## build 40
==> flow/design.v (excerpt) <==
module RegFile(  
   input clk,
   input reset,
   input [3:0] A1,
   input [3:0] A2,
   input [3:0] A3,    
   input [31:0] WD3,  
   input RegWrite,    
   input [31:0] PCPlus8,    
   output [31:0] RD1,    
   output [31:0] RD2    
   );
   reg[31:0] R[15:0]; 
   integer i;
   always @ (posedge clk or posedge reset)
   begin   
         if (reset) 
         begin
            for (i=0; i<16 ;i=i+1)
            begin
				R[i] <= 32'b0;
            end
         end
         else 
         begin         
            if(RegWrite == 1'b1) begin  
               R[A3] <= WD3;
            end
            R[15] <= PCPlus8;
         end
   end
   assign RD1 = R[A1];
   assign RD2 = R[A2];
endmodule
Size in the first run: roughly 2,300 cells after synthesis, roughly 510 flip-flops, roughly 140 I/O pins.
Settings: LEC_CHECK=0, CAP_MARGIN=5, CORE_MARGIN=2, CORE_UTILIZATION=70, CTS_CLUSTER_SIZE=34, SLEW_MARGIN=20; clock period 3.12 ns.
run.sh (not shown) runs the stock make flow with config.mk's settings and CLKGATE_MAP_FILE=.
| build 40 | all stages done | FAIL | negative setup slack |
[inputs] build 45 vs build 40
- setting GPL_TIMING_DRIVEN to 1 for the first time
- changing CAP_MARGIN from 5 to 20
- setting SETUP_SLACK_MARGIN to 0.37 for the first time
- removing CTS_CLUSTER_SIZE (formerly 34)
- changing CORE_UTILIZATION from 70 to 58
- setting MAX_ROUTING_LAYER to met4 for the first time
- setting CORE_ASPECT_RATIO to 0.7 for the first time
- setting TNS_END_PERCENT to 100 for the first time
- changing the clock period (ns, I/O delays scaled along) from 3.12 to 4.33
==> comparison <==
- Global routing usage summed across all routing layers for build 45 is lower than for build 40.
- Diff build 40 -> build 45: worst setup slack up 590 ps, site row count decreased 8.3%, full die area rose about 20%.
- Relative to build 40, routed metal-1 wire length increased by 16% in build 45.
- Build 45: fraction of power consumed by combinational cells lower than build 40
- Cell count: build 45 lower than build 40
- Summary across build 40 and build 45: the single failing run is build 40.
- Summary: with build 40 as the reference, design area in build 45 moved down by a few percent.
- Compared with build 40, build 45 shows via count of the first global-routing pass that has gone down by more than 10%.
- When the final numbers for build 40 and build 45 were put side by side, the share of the cycle needed by the critical path after routing turned out to be smaller in build 45.
- For the width of the die, build 45 came in 62 um higher than build 40 did.
The inputs of build 4 differ from those of build 45 as listed below.
- CORE_UTILIZATION: 58 -> 72
- CAP_MARGIN: 20 -> 5
- ABC_AREA: unset -> 0
- CTS_CLUSTER_DIAMETER: unset -> 317
- CORE_ASPECT_RATIO: 0.7 -> unset
- GPL_TIMING_DRIVEN: 1 -> unset
- GPL_ROUTABILITY_DRIVEN: unset -> 0
- HOLD_SLACK_MARGIN: unset -> -0.09
- TNS_END_PERCENT: 100 -> unset
- SETUP_SLACK_MARGIN: 0.37 -> 0.7
- CTS_CLUSTER_SIZE: unset -> 34
- the clock period (ns, I/O delays scaled along): 4.33 -> 3.12
==> results <==
The log for build 4 ends in global routing (5_1_grt) with error GRT-0232, so the run never completed. Build 45 went all the way through the flow, and no timing, DRC or antenna check failed. Build 4 -> build 45: sequential-to-total area share from yosys stat delta 0, exact match. The initial standard-cell utilization of the core in build 4 was higher than what build 45 gave. In the reports for build 4 and build 45, the larger post-cts resize count belongs to build 4. Taking build 45 as 1.0, build 4 lands at 0.809 on core region area. Compared with build 45, build 4 shows a higher post-detailed-placement cell area. Build 45 → build 4: count of buffers inserted at the top-level ports closely matched the old numbers; netlist area before placement roughly the same; die size has decreased; horizontal die dimension down about 25%; chip height up about 7%.


## run 1
The RTL this note starts from:
==> flow/design.v <==
module RegFile(  
   input clk,
   input reset,
   input [3:0] A1,
   input [3:0] A2,
   input [3:0] A3,    
   input [31:0] WD3,  
   input RegWrite,    
   input [31:0] PCPlus8,    
   output [31:0] RD1,    
   output [31:0] RD2    
   );
   reg[31:0] R[15:0]; 
   integer i;
   always @ (posedge clk or posedge reset)
   begin   
         if (reset) 
         begin
            for (i=0; i<16 ;i=i+1)
            begin
				R[i] <= 32'b0;
            end
         end
         else 
         begin         
            if(RegWrite == 1'b1) begin  
               R[A3] <= WD3;
            end
            R[15] <= PCPlus8;
         end
   end
   assign RD1 = R[A1];
   assign RD2 = R[A2];
endmodule
Settings: LEC_CHECK=0, CAP_MARGIN=20, CORE_MARGIN=2, CORE_UTILIZATION=70, CTS_CLUSTER_SIZE=37, SETUP_SLACK_MARGIN=0.91, SLEW_MARGIN=20; clock period 3.05 ns.
As the logs show, run 1 stopped at global routing (5_1_grt) after a tool error, so it never reached the end of the flow.
Setup changes, run 1 to run 2
- HOLD_SLACK_MARGIN now 0.11, previously not set
- CORE_UTILIZATION now 40, was 70
- SETUP_SLACK_MARGIN no longer set, was 0.91
- CTS_CLUSTER_SIZE no longer set, was 37
- the clock period (ns, I/O delays scaled along) now 8.67, was 3.05
--- outcome ---
- Die height was lower in run 1 than in run 2.
- Reported for run 2 and run 1, synthesized instance count turned out identical to the last digit.
- Run 2 vs run 1, share of the core filled by cells before placement went down by 30 points.
- TritonCTS buffer count of run 2 exceeds that of run 1 by a little under 10%.
- Looking at horizontal die dimension, run 2 sits about 30% higher than run 1 does.
- Run 2: no failed stages, no open violations at the end
For run 3, these inputs were changed with respect to run 2:
- CTS_CLUSTER_SIZE: unset -> 39
- SETUP_SLACK_MARGIN: unset -> 0.91
- HOLD_SLACK_MARGIN: 0.11 -> unset
- CORE_UTILIZATION: 40 -> 72
- the clock period (ns, I/O delays scaled along): 8.67 -> 3.05
Results
Of run 3 and run 2, just one finished clean: run 2.
Summary: with run 2 as the reference, count of standard-cell rows in run 3 moved down by more than a quarter.
Compared with run 2, in run 3 number of placed instances, taps included shrank by about 4.3%, full die area shrank by 31,000 um^2.
Here is what was changed in the inputs of run 4 compared with run 3.
- CORE_UTILIZATION: 72 -> 70
- CTS_CLUSTER_SIZE: 39 -> 34
- SETUP_SLACK_MARGIN: 0.91 -> 0.79
- HOLD_SLACK_MARGIN: unset -> -0.09
- CAP_MARGIN: 20 -> 5
- the clock period (ns, I/O delays scaled along): 3.05 -> 3.12
--- outcome ---
Not one of run 3 and run 4 finished clean.
As the logs show, run 4 stopped at global routing (5_1_grt) after a tool error, so it never reached the end of the flow.
From run 3 to run 4 the numbers moved as follows: synthesized netlist net count held, chip area went up 2.8%.
Post-synthesis chip area from yosys of run 3 is on par with run 4.
Run 4 against run 3: floorplan die width now larger; synthesized cell count held steady; setup slack at placement now larger.
There was hardly any difference in placed instance count between run 3 and run 4.


Starts from the design.v that is shown in full above.
==> flow/config.mk <==
export PLATFORM = sky130hd
export DESIGN_NAME = RegFile
export DESIGN_NICKNAME = RegFile
export VERILOG_FILES = /design/flow/design.v
export SDC_FILE = /design/flow/constraint.sdc
export NUM_CORES = 4
export LEC_CHECK = 0
export ABC_AREA = 0
export CAP_MARGIN = 5
export CORE_MARGIN = 2
export CORE_UTILIZATION = 70
export CTS_CLUSTER_DIAMETER = 317
export CTS_CLUSTER_SIZE = 34
export GPL_ROUTABILITY_DRIVEN = 0
export HOLD_SLACK_MARGIN = -0.09
export SETUP_SLACK_MARGIN = 0.7
export SLEW_MARGIN = 20
==> flow/constraint.sdc <==
create_clock -name core_clock -period 3.12 [get_ports {clk}]
set_input_delay 0.6240 -clock core_clock [delete_from_list [all_inputs] [get_ports {clk}]]
set_output_delay 0.6240 -clock core_clock [all_outputs]
set_load 0.01 [all_outputs]
The starting point ended with an error in global routing.
Rerun with:
==> flow/config.mk (replaced) <==
export PLATFORM = sky130hd
export DESIGN_NAME = RegFile
export DESIGN_NICKNAME = RegFile
export VERILOG_FILES = /design/flow/design.v
export SDC_FILE = /design/flow/constraint.sdc
export NUM_CORES = 4
export LEC_CHECK = 0
export CAP_MARGIN = 20
export CORE_MARGIN = 2
export CORE_UTILIZATION = 58
export SLEW_MARGIN = 20
==> flow/constraint.sdc (replaced) <==
create_clock -name core_clock -period 5.61 [get_ports {clk}]
set_input_delay 1.1220 -clock core_clock [delete_from_list [all_inputs] [get_ports {clk}]]
set_output_delay 1.1220 -clock core_clock [all_outputs]
set_load 0.01 [all_outputs]
Result:
- The changed run finished with timing, DRC and antenna clean
- die size came out higher by 20%
- synthesized area is unchanged
- synthesized cell count is unchanged
Rerun with:
--- a/flow/config.mk
+++ b/flow/config.mk
@@ -8 +8,2 @@
-export CAP_MARGIN = 20
+export ABC_AREA = 0
+export CAP_MARGIN = 5
@@ -10 +11,6 @@
-export CORE_UTILIZATION = 58
+export CORE_UTILIZATION = 72
+export CTS_CLUSTER_DIAMETER = 317
+export CTS_CLUSTER_SIZE = 34
+export GPL_ROUTABILITY_DRIVEN = 0
+export HOLD_SLACK_MARGIN = -0.09
+export SETUP_SLACK_MARGIN = 0.91
==> flow/constraint.sdc (replaced) <==
create_clock -name core_clock -period 3.12 [get_ports {clk}]
set_input_delay 0.6240 -clock core_clock [delete_from_list [all_inputs] [get_ports {clk}]]
set_output_delay 0.6240 -clock core_clock [all_outputs]
set_load 0.01 [all_outputs]
This time the run ended with an error in global routing on GRT-0232.
Die area goes down by 19%.
Synthesized cell count stays the same.
Synthesized area does not change.
Rerun with:
==> flow/config.mk (replaced) <==
export PLATFORM = sky130hd
export DESIGN_NAME = RegFile
export DESIGN_NICKNAME = RegFile
export VERILOG_FILES = /design/flow/design.v
export SDC_FILE = /design/flow/constraint.sdc
export NUM_CORES = 4
export LEC_CHECK = 0
export CAP_MARGIN = 20
export CELL_PAD_IN_SITES_GLOBAL_PLACEMENT = 3
export CORE_MARGIN = 2
export CORE_UTILIZATION = 40
export GPL_TIMING_DRIVEN = 0
export HOLD_SLACK_MARGIN = 0.11
export SLEW_MARGIN = 20
export TNS_END_PERCENT = 40
==> flow/constraint.sdc (replaced) <==
create_clock -name core_clock -period 8.67 [get_ports {clk}]
set_input_delay 1.7340 -clock core_clock [delete_from_list [all_inputs] [get_ports {clk}]]
set_output_delay 1.7340 -clock core_clock [all_outputs]
set_load 0.01 [all_outputs]
After rerunning:
- The new run finished with timing, DRC and antenna clean
- synthesized cell count is unchanged
- area after synthesis does not change
- die size went up by 78%
No activity file was given, so power comes from the tool's default toggle rates.
